==> job 6803 <==
## fft16
module fft16 (
    input  wire              clk,
    input  wire              rst_n,
    input  wire              start,
    input  wire signed [8:0] din_i,
    input  wire signed [8:0] din_q,
    output wire              ready,
    output wire              dout_valid,
    output wire signed [8:0] dout_i,
    output wire signed [8:0] dout_q
);
==> flow/config.mk <==
export PLATFORM = sky130hd
export DESIGN_NAME = fft16
export DESIGN_NICKNAME = fft16
export VERILOG_FILES = /design/flow/design.v
export SDC_FILE = /design/flow/constraint.sdc
export NUM_CORES = 4
export LEC_CHECK = 0
export ABC_AREA = 0
export CAP_MARGIN = 20
export CELL_PAD_IN_SITES_DETAIL_PLACEMENT = 0
export CORE_MARGIN = 2
export CORE_UTILIZATION = 65
export GPL_ROUTABILITY_DRIVEN = 1
export SETUP_SLACK_MARGIN = -0.55
export SLEW_MARGIN = 20
==> flow/constraint.sdc <==
create_clock -name core_clock -period 9.36 [get_ports {clk}]
set_input_delay 1.8720 -clock core_clock [delete_from_list [all_inputs] [get_ports {clk}]]
set_output_delay 1.8720 -clock core_clock [all_outputs]
set_load 0.01 [all_outputs]
run.sh (not shown) runs the stock make flow with config.mk's settings and CLKGATE_MAP_FILE=.
==> inputs of job 9372, as changes to job 6803 <==
Settings changed: ABC_AREA 0 to 1, CORE_ASPECT_RATIO set to 1.04, CORE_UTILIZATION 65 to 72, CTS_CLUSTER_SIZE set to 14, PLACE_DENSITY_LB_ADDON set to 0.27.
==> flow/constraint.sdc (replaced) <==
create_clock -name core_clock -period 13.9 [get_ports {clk}]
set_input_delay 2.7800 -clock core_clock [delete_from_list [all_inputs] [get_ports {clk}]]
set_output_delay 2.7800 -clock core_clock [all_outputs]
set_load 0.01 [all_outputs]
==> inputs of job 8304, as changes to job 6803 <==
Settings changed: ABC_AREA 0 to 1, CAP_MARGIN 20 to 25, CORE_UTILIZATION 65 to 72, CTS_CLUSTER_DIAMETER set to 283, MAX_ROUTING_LAYER set to met4, PLACE_DENSITY set to 0.37.
==> flow/constraint.sdc (replaced) <==
create_clock -name core_clock -period 8.75 [get_ports {clk}]
set_input_delay 1.7500 -clock core_clock [delete_from_list [all_inputs] [get_ports {clk}]]
set_output_delay 1.7500 -clock core_clock [all_outputs]
set_load 0.01 [all_outputs]
==> inputs of job 9606, as changes to job 6803 <==
Settings changed: ABC_AREA 0 to 1, CORE_ASPECT_RATIO set to 1.04, CORE_UTILIZATION 65 to 72, PLACE_DENSITY_LB_ADDON set to 0.27, SETUP_SLACK_MARGIN -0.55 to 3.74.
==> flow/constraint.sdc (replaced) <==
create_clock -name core_clock -period 12.9 [get_ports {clk}]
set_input_delay 2.5800 -clock core_clock [delete_from_list [all_inputs] [get_ports {clk}]]
set_output_delay 2.5800 -clock core_clock [all_outputs]
set_load 0.01 [all_outputs]
==> qor summary <==
Result of the run: job 6803 failed layout checks; job 9606 complete, no violations; job 9372 complete, no violations; job 8304 did not finish
Stage where the flow stopped: job 6803 -; job 9606 -; job 9372 -; job 8304 5_1_grt
Layout check failures: job 6803 setup timing; job 9606 -; job 9372 -; job 8304 -
Sequential share of cell area: job 6803 33.2%; job 9606 33.4%; job 9372 36.6%; job 8304 -
Number of buffers inserted during clock tree synthesis: job 6803 75; job 9606 68; job 9372 69; job 8304 72
Number of design-rule violations left by the first detailed-router iteration: job 6803 4150; job 9606 7457; job 9372 5503; job 8304 -
Final nets: job 6803 6440; job 9606 7064; job 9372 6800; job 8304 -
Number of multi-input combinational cells: job 6803 3265; job 9606 3985; job 9372 3984; job 8304 -
Slowest-stage cell, CP: job 6803 sky130_fd_sc_hd__fa_1; job 9606 sky130_fd_sc_hd__nor2_1; job 9372 sky130_fd_sc_hd__buf_4; job 8304 -
Number of ordinary inverters in the final layout: job 6803 660; job 9606 1061; job 9372 1060; job 8304 -
Post-detailed-route count of antenna-violating nets: job 6803 0; job 9606 0; job 9372 0; job 8304 -
TritonCTS clock tree: job 6803 built; job 9606 built; job 9372 built; job 8304 -
Number of logic stages on the critical path including buffering: job 6803 48; job 9606 51; job 9372 49; job 8304 -
Dominant cell area share: job 6803 32.7%; job 9606 31.7%; job 9372 31.7%; job 8304 31.7%
Core Util at FP: job 6803 65.7%; job 9606 73.0%; job 9372 73.0%; job 8304 73.0%
Max-slew violation total from the final report: job 6803 0; job 9606 0; job 9372 0; job 8304 -
Buffer count excluding the clock tree in the final layout: job 6803 869; job 9606 379; job 9372 116; job 8304 -

========
==> 03-17 <==
Starting RTL as in the previous note.
## fft16
module fft16 (
    input  wire              clk,
    input  wire              rst_n,
    input  wire              start,
    input  wire signed [8:0] din_i,
    input  wire signed [8:0] din_q,
    output wire              ready,
    output wire              dout_valid,
    output wire signed [8:0] dout_i,
    output wire signed [8:0] dout_q
);
==> flow/config.mk <==
export PLATFORM = sky130hd
export DESIGN_NAME = fft16
export DESIGN_NICKNAME = fft16
export VERILOG_FILES = /design/flow/design.v
export SDC_FILE = /design/flow/constraint.sdc
export NUM_CORES = 4
export LEC_CHECK = 0
export ABC_AREA = 1
export CAP_MARGIN = 5
export CORE_MARGIN = 2
export CORE_UTILIZATION = 72
export CTS_CLUSTER_DIAMETER = 127
export PLACE_DENSITY = 0.66
export SETUP_SLACK_MARGIN = -0.28
export SLEW_MARGIN = 25
==> flow/constraint.sdc <==
create_clock -name core_clock -period 9.2 [get_ports {clk}]
set_input_delay 1.8400 -clock core_clock [delete_from_list [all_inputs] [get_ports {clk}]]
set_output_delay 1.8400 -clock core_clock [all_outputs]
set_load 0.01 [all_outputs]
==> 07-08: changes against 03-17 <==
- ABC_AREA: 1 -> default
- CAP_MARGIN: 5 -> 20
- CTS_CLUSTER_DIAMETER: 127 -> default
- CTS_CLUSTER_SIZE: default -> 97
- PLACE_DENSITY: 0.66 -> default
- SETUP_SLACK_MARGIN: -0.28 -> 1.83
- SLEW_MARGIN: 25 -> 20
==> flow/constraint.sdc (replaced) <==
create_clock -name core_clock -period 8.09 [get_ports {clk}]
set_input_delay 1.6180 -clock core_clock [delete_from_list [all_inputs] [get_ports {clk}]]
set_output_delay 1.6180 -clock core_clock [all_outputs]
set_load 0.01 [all_outputs]
==> results <==
Synth Area in Compound Gates: 07-08 11.5%; 03-17 7.44%
Floorplan utilization: 07-08 72.6%; 03-17 73.0%
Yosys stat cell total: 07-08 4821; 03-17 5897
Number of buffers created by CTS: 07-08 72; 03-17 74
Dpl cell area: 07-08 61300 um2; 03-17 62000 um2
Chip Area, Yosys: 07-08 52900 um2; 03-17 54600 um2
Chip Height: 07-08 275 um; 03-17 279 um
Cell resize tally after clock tree synthesis: 07-08 269; 03-17 181
Portion of synthesized cell area occupied by the leading cell type: 07-08 32.7%; 03-17 31.7%
Net count of the mapped netlist: 07-08 5646; 03-17 6722
Simple-gate portion of the synthesized area: 07-08 11.4%; 03-17 17.8%
Weighted congestion reported at the end of routability-driven placement: 07-08 0.999; 03-17 0.994
Run status: 07-08 finished with violations; 03-17 did not finish
Last stage reached: 07-08 -; 03-17 global routing
Violated checks: 07-08 negative setup slack; 03-17 -
Chip Footprint: 07-08 75700 um2; 03-17 78100 um2
Post-Syn Area: 07-08 52900 um2; 03-17 54600 um2
Count of cell types in the netlist: 07-08 107; 03-17 70
Multiplexer fraction of the synthesized cell area: 07-08 0.771%; 03-17 0.0183%
Half-perimeter wire length after placement: 07-08 119000 um; 03-17 121000 um
Placeable core area: 07-08 72800 um2; 03-17 74800 um2
Post-synthesis xor/xnor area fraction: 07-08 4.91%; 03-17 3.21%
Buffer count from post-CTS setup fixing: 07-08 63; 03-17 44
Post-synthesis average cell area: 07-08 11.0 um2; 03-17 9.26 um2
